==> lagoon: inputs <==
## top
module top #(
    parameter D_WIDTH = 16,
    parameter Q_BITS  = 13
)(
  input logic [D_WIDTH - 1 : 0] angle_in,
  input logic signed [D_WIDTH - 1 : 0] currA_in,
  input logic signed [D_WIDTH - 1 : 0] currB_in,
  input logic signed [D_WIDTH - 1 : 0] currC_in,
  input logic signed [D_WIDTH - 1 : 0] currT_in,
  input logic        [D_WIDTH - 1 : 0] periodTop,
  output logic pwmA_out,
  output logic pwmB_out,
  output logic pwmC_out,
  input logic signed [D_WIDTH - 1 : 0]  kpd, kpq,
  input logic signed [D_WIDTH - 1 : 0]  kid, kiq,
  input logic clear_pid,
  input  logic clk,
  input  logic rstb,
  input  logic valid,
  output logic ready
);
clock: 6.52 ns
lec_check: 0
cap_margin: 20
cell_pad_in_sites_detail_placement: 1
cell_pad_in_sites_global_placement: 1
core_aspect_ratio: 1.83
core_margin: 2
core_utilization: 38
cts_cluster_diameter: 56
gpl_routability_driven: 1
gpl_timing_driven: 1
max_routing_layer: met4
place_density: 0.6
setup_slack_margin: 0.8
slew_margin: 0
tns_end_percent: 85
run.sh (not shown) runs the stock make flow with config.mk's settings and CLKGATE_MAP_FILE=.
==> fjord (differences from lagoon) <==
- CELL_PAD_IN_SITES_DETAIL_PLACEMENT: 1 -> unset
- CELL_PAD_IN_SITES_GLOBAL_PLACEMENT: 1 -> unset
- CORE_ASPECT_RATIO: 1.83 -> unset
- CORE_UTILIZATION: 38 -> 72
- CTS_CLUSTER_DIAMETER: 56 -> 339
- CTS_CLUSTER_SIZE: unset -> 10
- GPL_ROUTABILITY_DRIVEN: 1 -> unset
- GPL_TIMING_DRIVEN: 1 -> unset
- HOLD_SLACK_MARGIN: unset -> 0.27
- MAX_ROUTING_LAYER: met4 -> unset
- PLACE_DENSITY: 0.6 -> 0.37
- SETUP_SLACK_MARGIN: 0.8 -> 1.19
- SLEW_MARGIN: 0 -> 20
- TNS_END_PERCENT: 85 -> unset
==> flow/constraint.sdc (replaced) <==
create_clock -name core_clock -period 5.37 [get_ports {clk}]
set_input_delay 1.0740 -clock core_clock [delete_from_list [all_inputs] [get_ports {clk}]]
set_output_delay 1.0740 -clock core_clock [all_outputs]
set_load 0.01 [all_outputs]
==> onyx (differences from lagoon) <==
- CAP_MARGIN: 20 -> 5
- CELL_PAD_IN_SITES_DETAIL_PLACEMENT: 1 -> unset
- CELL_PAD_IN_SITES_GLOBAL_PLACEMENT: 1 -> unset
- CORE_ASPECT_RATIO: 1.83 -> unset
- CORE_UTILIZATION: 38 -> 72
- CTS_CLUSTER_DIAMETER: 56 -> 97
- GPL_ROUTABILITY_DRIVEN: 1 -> unset
- GPL_TIMING_DRIVEN: 1 -> unset
- MAX_ROUTING_LAYER: met4 -> unset
- PLACE_DENSITY: 0.6 -> 0.64
- SETUP_SLACK_MARGIN: 0.8 -> 1.61
- SLEW_MARGIN: 0 -> 20
- TNS_END_PERCENT: 85 -> unset
==> flow/constraint.sdc (replaced) <==
create_clock -name core_clock -period 6.54 [get_ports {clk}]
set_input_delay 1.3080 -clock core_clock [delete_from_list [all_inputs] [get_ports {clk}]]
set_output_delay 1.3080 -clock core_clock [all_outputs]
set_load 0.01 [all_outputs]
==> out/results.ini <==
[power]
p_clk_share_pct=45.9

[final_layout]
regArea_mm2=0.02127
fin_cells=13200
nonClkBufAreaFrac_pct=10.94

[sta]
setup_viol=180
worst_slack_ps=-1972

[status]
violations=negative setup slack
outcome=failed layout checks

[global_route]
use_met2_pct=73.56

the above is filed under fjord

==> out/results.ini <==
[status]
outcome=failed layout checks
violations=negative setup slack

[final_layout]
fin_cells=12710
nonClkBufAreaFrac_pct=7.723

[sta]
setup_viol=88
worst_slack_ps=-528.5

the above is filed under onyx

==> out/results.ini <==
[status]
outcome=failed layout checks
violations=negative setup slack

[sta]
worst_slack_ps=-631.1
setup_viol=88

[final_layout]
nonClkBufAreaFrac_pct=8.954

the above is filed under lagoon


==> inputs of indigo <==
Starting RTL as in the previous note.
// top
module top #(
    parameter D_WIDTH = 16,
    parameter Q_BITS  = 13
)(
  input logic [D_WIDTH - 1 : 0] angle_in,
  input logic signed [D_WIDTH - 1 : 0] currA_in,
  input logic signed [D_WIDTH - 1 : 0] currB_in,
  input logic signed [D_WIDTH - 1 : 0] currC_in,
  input logic signed [D_WIDTH - 1 : 0] currT_in,
  input logic        [D_WIDTH - 1 : 0] periodTop,
  output logic pwmA_out,
  output logic pwmB_out,
  output logic pwmC_out,
  input logic signed [D_WIDTH - 1 : 0]  kpd, kpq,
  input logic signed [D_WIDTH - 1 : 0]  kid, kiq,
  input logic clear_pid,
  input  logic clk,
  input  logic rstb,
  input  logic valid,
  output logic ready
);
clock: 10.0 ns
lec_check: 0
abc_area: 1
cap_margin: 20
cell_pad_in_sites_global_placement: 1
core_aspect_ratio: 0.56
core_margin: 2
core_utilization: 40
gpl_routability_driven: 0
gpl_timing_driven: 0
hold_slack_margin: 0.04
max_routing_layer: met4
place_density_lb_addon: 0.08
setup_slack_margin: 2.38
slew_margin: 20
tns_end_percent: 10
==> inputs of juniper, as changes to indigo <==
ABC_AREA = default   (was 1)
CELL_PAD_IN_SITES_GLOBAL_PLACEMENT = default   (was 1)
CORE_ASPECT_RATIO = default   (was 0.56)
CORE_UTILIZATION = 63   (was 40)
CTS_CLUSTER_SIZE = 93   (was default)
GPL_ROUTABILITY_DRIVEN = default   (was 0)
GPL_TIMING_DRIVEN = default   (was 0)
HOLD_SLACK_MARGIN = default   (was 0.04)
MAX_ROUTING_LAYER = default   (was met4)
PLACE_DENSITY = 0.37   (was default)
PLACE_DENSITY_LB_ADDON = default   (was 0.08)
SETUP_SLACK_MARGIN = default   (was 2.38)
TNS_END_PERCENT = default   (was 10)
==> flow/constraint.sdc (replaced) <==
create_clock -name core_clock -period 8.8 [get_ports {clk}]
set_input_delay 1.7600 -clock core_clock [delete_from_list [all_inputs] [get_ports {clk}]]
set_output_delay 1.7600 -clock core_clock [all_outputs]
set_load 0.01 [all_outputs]
==> results <==
	indigo	juniper
Multi-input logic cell count	9132	7274
Min-delay src	matmul0.matmul_stage_inst.state[1]	start_matmul
Tightest hold margin	407 ps	457 ps
Layout Skew	54.4 ps	33.5 ps
Run status	no timing/DRC/antenna violations	no timing/DRC/antenna violations
Grt met2 use	36.2%	56.8%
Synth Area per Inst	7.69 sq um	9.19 sq um
Critical path's largest stage delay	680 ps	850 ps
Die area	257000 sq um	153000 sq um
Cell resize tally after clock tree synthesis	71	0
Met2 Routed Length	135 mm	122 mm
Most frequently used cell type in the post-synthesis netlist	nand2_1	inv_1
Post-synthesis cell type count	77	90
Layout Cells excl Fill	16842	12344
Amount of wire on met3 after detailed routing	34.8 mm	15.9 mm
Timing endpoint of the critical path	pid_q.curr_int[14]	svm0.tA[7]
Worst path required time	10710 ps	9440 ps
Cell area after placement	107000 sq um	98200 sq um
Flip-flop and latch share of the layout cell area	19.1%	20.9%
Setup slack, reg-to-reg	2410 ps	260 ps
Unrepaired setup endpoints after global routing	yes	no

==> build 50: inputs <==
Starting RTL as in the previous note.
export LEC_CHECK = 0
export CAP_MARGIN = 5
export CORE_ASPECT_RATIO = 0.94
export CORE_MARGIN = 2
export CORE_UTILIZATION = 72
export CTS_CLUSTER_DIAMETER = 64
export CTS_CLUSTER_SIZE = 81
export HOLD_SLACK_MARGIN = 0.05
export PLACE_DENSITY = 0.36
export SETUP_SLACK_MARGIN = 1.65
export SLEW_MARGIN = 20
create_clock -name core_clock -period 6.51 [get_ports {clk}]
==> trial 5 (differences from build 50) <==
Settings changed: ABC_AREA set to 0, CAP_MARGIN 5 to 10, CELL_PAD_IN_SITES_DETAIL_PLACEMENT set to 0, CORE_ASPECT_RATIO 0.94 to 1.04, CTS_CLUSTER_DIAMETER 64 to not set, CTS_CLUSTER_SIZE 81 to not set, HOLD_SLACK_MARGIN 0.05 to not set, MAX_ROUTING_LAYER set to met5, MIN_ROUTING_LAYER set to met1, PLACE_DENSITY 0.36 to not set, SETUP_SLACK_MARGIN 1.65 to 0.37.
==> flow/constraint.sdc (replaced) <==
create_clock -name core_clock -period 5.11 [get_ports {clk}]
set_input_delay 1.0220 -clock core_clock [delete_from_list [all_inputs] [get_ports {clk}]]
set_output_delay 1.0220 -clock core_clock [all_outputs]
set_load 0.01 [all_outputs]
==> summary of the runs <==
Trial 5 produced a layout that fails on negative setup slack. Build 50 completed, yet does not pass: negative setup slack.
Area after synthesis is the same in build 50 and trial 5.
Of trial 5 and build 50, trial 5 has the higher via count (gap about 10%, measured against build 50).
Against build 50, the clock skew of trial 5 is lower by 0.039 ns.
Cell area: trial 5 is larger than build 50 (4.9%).
Between build 50 and trial 5, the lower first-iteration DRC count is in build 50 (gap 26%, measured against trial 5).
Sequential power: build 50 is smaller than trial 5 (about 21%).
Sequential cell count is the same in trial 5 and build 50.

==> build 26 <==
top again, from the RTL that the note above started with.
Settings: LEC_CHECK=0, ABC_AREA=0, CAP_MARGIN=20, CELL_PAD_IN_SITES_GLOBAL_PLACEMENT=1, CORE_ASPECT_RATIO=0.66, CORE_MARGIN=8, CORE_UTILIZATION=40, CTS_CLUSTER_SIZE=93, GPL_ROUTABILITY_DRIVEN=0, GPL_TIMING_DRIVEN=0, HOLD_SLACK_MARGIN=0.04, MAX_ROUTING_LAYER=met4, PLACE_DENSITY_LB_ADDON=0.08, SLEW_MARGIN=20, TNS_END_PERCENT=10; clock period 10.0 ns.
==> inputs of build 33, as changes to build 26 <==
Settings changed: ABC_AREA 0 to not set, CELL_PAD_IN_SITES_GLOBAL_PLACEMENT 1 to not set, CORE_ASPECT_RATIO 0.66 to not set, CORE_MARGIN 8 to 2, CORE_UTILIZATION 40 to 68, CTS_CLUSTER_SIZE 93 to not set, GPL_ROUTABILITY_DRIVEN 0 to not set, GPL_TIMING_DRIVEN 0 to not set, HOLD_SLACK_MARGIN 0.04 to not set, MAX_ROUTING_LAYER met4 to not set, PLACE_DENSITY set to 0.6, PLACE_DENSITY_LB_ADDON 0.08 to not set, TNS_END_PERCENT 10 to not set.
==> flow/constraint.sdc (replaced) <==
create_clock -name core_clock -period 7.11 [get_ports {clk}]
set_input_delay 1.4220 -clock core_clock [delete_from_list [all_inputs] [get_ports {clk}]]
set_output_delay 1.4220 -clock core_clock [all_outputs]
set_load 0.01 [all_outputs]
==> inputs of trial 44, as changes to build 26 <==
Settings changed: ABC_AREA 0 to 1, CELL_PAD_IN_SITES_GLOBAL_PLACEMENT 1 to not set, CORE_ASPECT_RATIO 0.66 to not set, CORE_MARGIN 8 to 2, CORE_UTILIZATION 40 to 72, CTS_CLUSTER_DIAMETER set to 373, CTS_CLUSTER_SIZE 93 to 10, GPL_ROUTABILITY_DRIVEN 0 to not set, GPL_TIMING_DRIVEN 0 to not set, HOLD_SLACK_MARGIN 0.04 to not set, MAX_ROUTING_LAYER met4 to not set, PLACE_DENSITY set to 0.6, PLACE_DENSITY_LB_ADDON 0.08 to not set, SETUP_SLACK_MARGIN set to 0.37, TNS_END_PERCENT 10 to not set.
==> flow/constraint.sdc (replaced) <==
create_clock -name core_clock -period 3.58 [get_ports {clk}]
set_input_delay 0.7160 -clock core_clock [delete_from_list [all_inputs] [get_ports {clk}]]
set_output_delay 0.7160 -clock core_clock [all_outputs]
set_load 0.01 [all_outputs]
==> comparison table <==
Fill count: trial 44 -; build 33 9849; build 26 23330
Run status: trial 44 stopped before the end; build 33 complete, but fails checks; build 26 complete, no violations
Last stage reached: trial 44 5_1_grt; build 33 -; build 26 -
Layout check failures: trial 44 -; build 33 negative setup slack; build 26 -
Critical path depth: trial 44 -; build 33 29; build 26 26
Fin. Hold Viols: trial 44 -; build 33 0; build 26 0
Synthesis-to-finish area growth: trial 44 -; build 33 10.77%; build 26 9.758%
Most numerous cell on the critical path: trial 44 -; build 33 sky130_fd_sc_hd__fa_1; build 26 sky130_fd_sc_hd__fa_1
Clock slew at the register clock pins of the worst setup and hold paths: trial 44 -; build 33 0.06 ns; build 26 0.07 ns
Total power consumption of the routed design: trial 44 -; build 33 10800 uW; build 26 7720 uW
Slowest cell on crit path: trial 44 -; build 33 sky130_fd_sc_hd__fa_1; build 26 sky130_fd_sc_hd__o21ai_2
Drt first-iter violations: trial 44 -; build 33 6844; build 26 6040
Initial Util: trial 44 72.47%; build 33 68.62%; build 26 40.10%
Number of gates resized after CTS: trial 44 934; build 33 30; build 26 0
OpenROAD warnings: trial 44 -; build 33 79; build 26 82
Seq/total area: trial 44 -; build 33 20.28%; build 26 20.43%
Non-Clock Buffer Area Fraction: trial 44 -; build 33 5.258%; build 26 3.360%

==> v28: inputs <==
Starting RTL as in the previous note.
clock: 4.81 ns
lec_check: 0
cap_margin: 0
core_margin: 7
core_utilization: 54
gpl_routability_driven: 0
max_routing_layer: met5
setup_slack_margin: 0.64
slew_margin: 20
tns_end_percent: 80
==> v8 (differences from v28) <==
ABC_AREA = 1   (was default)
CAP_MARGIN = 20   (was 0)
CELL_PAD_IN_SITES_DETAIL_PLACEMENT = 0   (was default)
CORE_ASPECT_RATIO = 1.04   (was default)
CORE_MARGIN = 2   (was 7)
CORE_UTILIZATION = 58   (was 54)
GPL_ROUTABILITY_DRIVEN = default   (was 0)
MIN_ROUTING_LAYER = met1   (was default)
PLACE_DENSITY_LB_ADDON = 0.04   (was default)
SETUP_SLACK_MARGIN = default   (was 0.64)
TNS_END_PERCENT = default   (was 80)
==> flow/constraint.sdc (replaced) <==
create_clock -name core_clock -period 12.3 [get_ports {clk}]
set_input_delay 2.4600 -clock core_clock [delete_from_list [all_inputs] [get_ports {clk}]]
set_output_delay 2.4600 -clock core_clock [all_outputs]
set_load 0.01 [all_outputs]
==> v21 (differences from v28) <==
ABC_AREA = 1   (was default)
CAP_MARGIN = 20   (was 0)
CORE_MARGIN = 2   (was 7)
CORE_UTILIZATION = 72   (was 54)
CTS_CLUSTER_DIAMETER = 210   (was default)
GPL_ROUTABILITY_DRIVEN = default   (was 0)
MAX_ROUTING_LAYER = met4   (was met5)
PLACE_DENSITY = 0.6   (was default)
SETUP_SLACK_MARGIN = default   (was 0.64)
TNS_END_PERCENT = default   (was 80)
==> flow/constraint.sdc (replaced) <==
create_clock -name core_clock -period 6.76 [get_ports {clk}]
set_input_delay 1.3520 -clock core_clock [delete_from_list [all_inputs] [get_ports {clk}]]
set_output_delay 1.3520 -clock core_clock [all_outputs]
set_load 0.01 [all_outputs]
==> qor summary <==
Result of the run: v8 finished clean; v21 finished clean; v28 failed layout checks
Layout check failures: v8 -; v21 -; v28 negative setup slack
CTS Buf Count: v8 101; v21 96; v28 103
Most common cell in the synthesized netlist: v8 nand2_1; v21 nand2_1; v28 inv_1
Total cell area reported by yosys after synthesis: v8 101,000 um2; v21 101,000 um2; v28 94,600 um2
Leakage: v8 58.0 nW; v21 58.9 nW; v28 58.2 nW
Non-clock buffering overhead in the final layout: v8 2.21%; v21 3.91%; v28 11.4%
Count of warning messages emitted by the tools: v8 71; v21 81; v28 72
Area of placed instances: v8 105,000 um2; v21 106,000 um2; v28 109,000 um2
Number of rows created at floorplan: v8 156; v21 137; v28 153
First-pass detailed-route iteration total: v8 8; v21 8; v28 9
Ratio of routed vias to standard cells: v8 5.60; v21 6.03; v28 5.54
Floorplan core area: v8 173,000 um2; v21 139,000 um2; v28 174,000 um2
Slew @ Worst Pin: v8 1.14 ns; v21 1.07 ns; v28 1.11 ns
Met3 track utilization from global routing: v8 4.10%; v21 9.71%; v28 4.11%
Cell area after technology mapping: v8 101,000 um2; v21 101,000 um2; v28 94,600 um2
Clock network power share: v8 29.6%; v21 27.9%; v28 49.7%
Maximum clock frequency: v8 0.124 GHz; v21 0.153 GHz; v28 0.142 GHz
Critical Path Slowest Stage Cell: v8 o21ai_1; v21 fa_1; v28 fa_1
Clock network area share: v8 3.29%; v21 3.00%; v28 3.03%
Via count of the first global-routing pass: v8 88,100; v21 95,200; v28 82,200
Die Y: v8 430 um; v21 379 um; v28 433 um
Well Taps: v8 2,291; v21 1,876; v28 2,325
Xor-xnor portion of the synthesized cell area: v8 1.66%; v21 1.66%; v28 3.98%
Total global routing track utilization: v8 34.2%; v21 45.8%; v28 30.7%
Setup TNS: v8 0 ns; v21 0 ns; v28 -281.90 ns
Power and IR drop assume default switching activity.
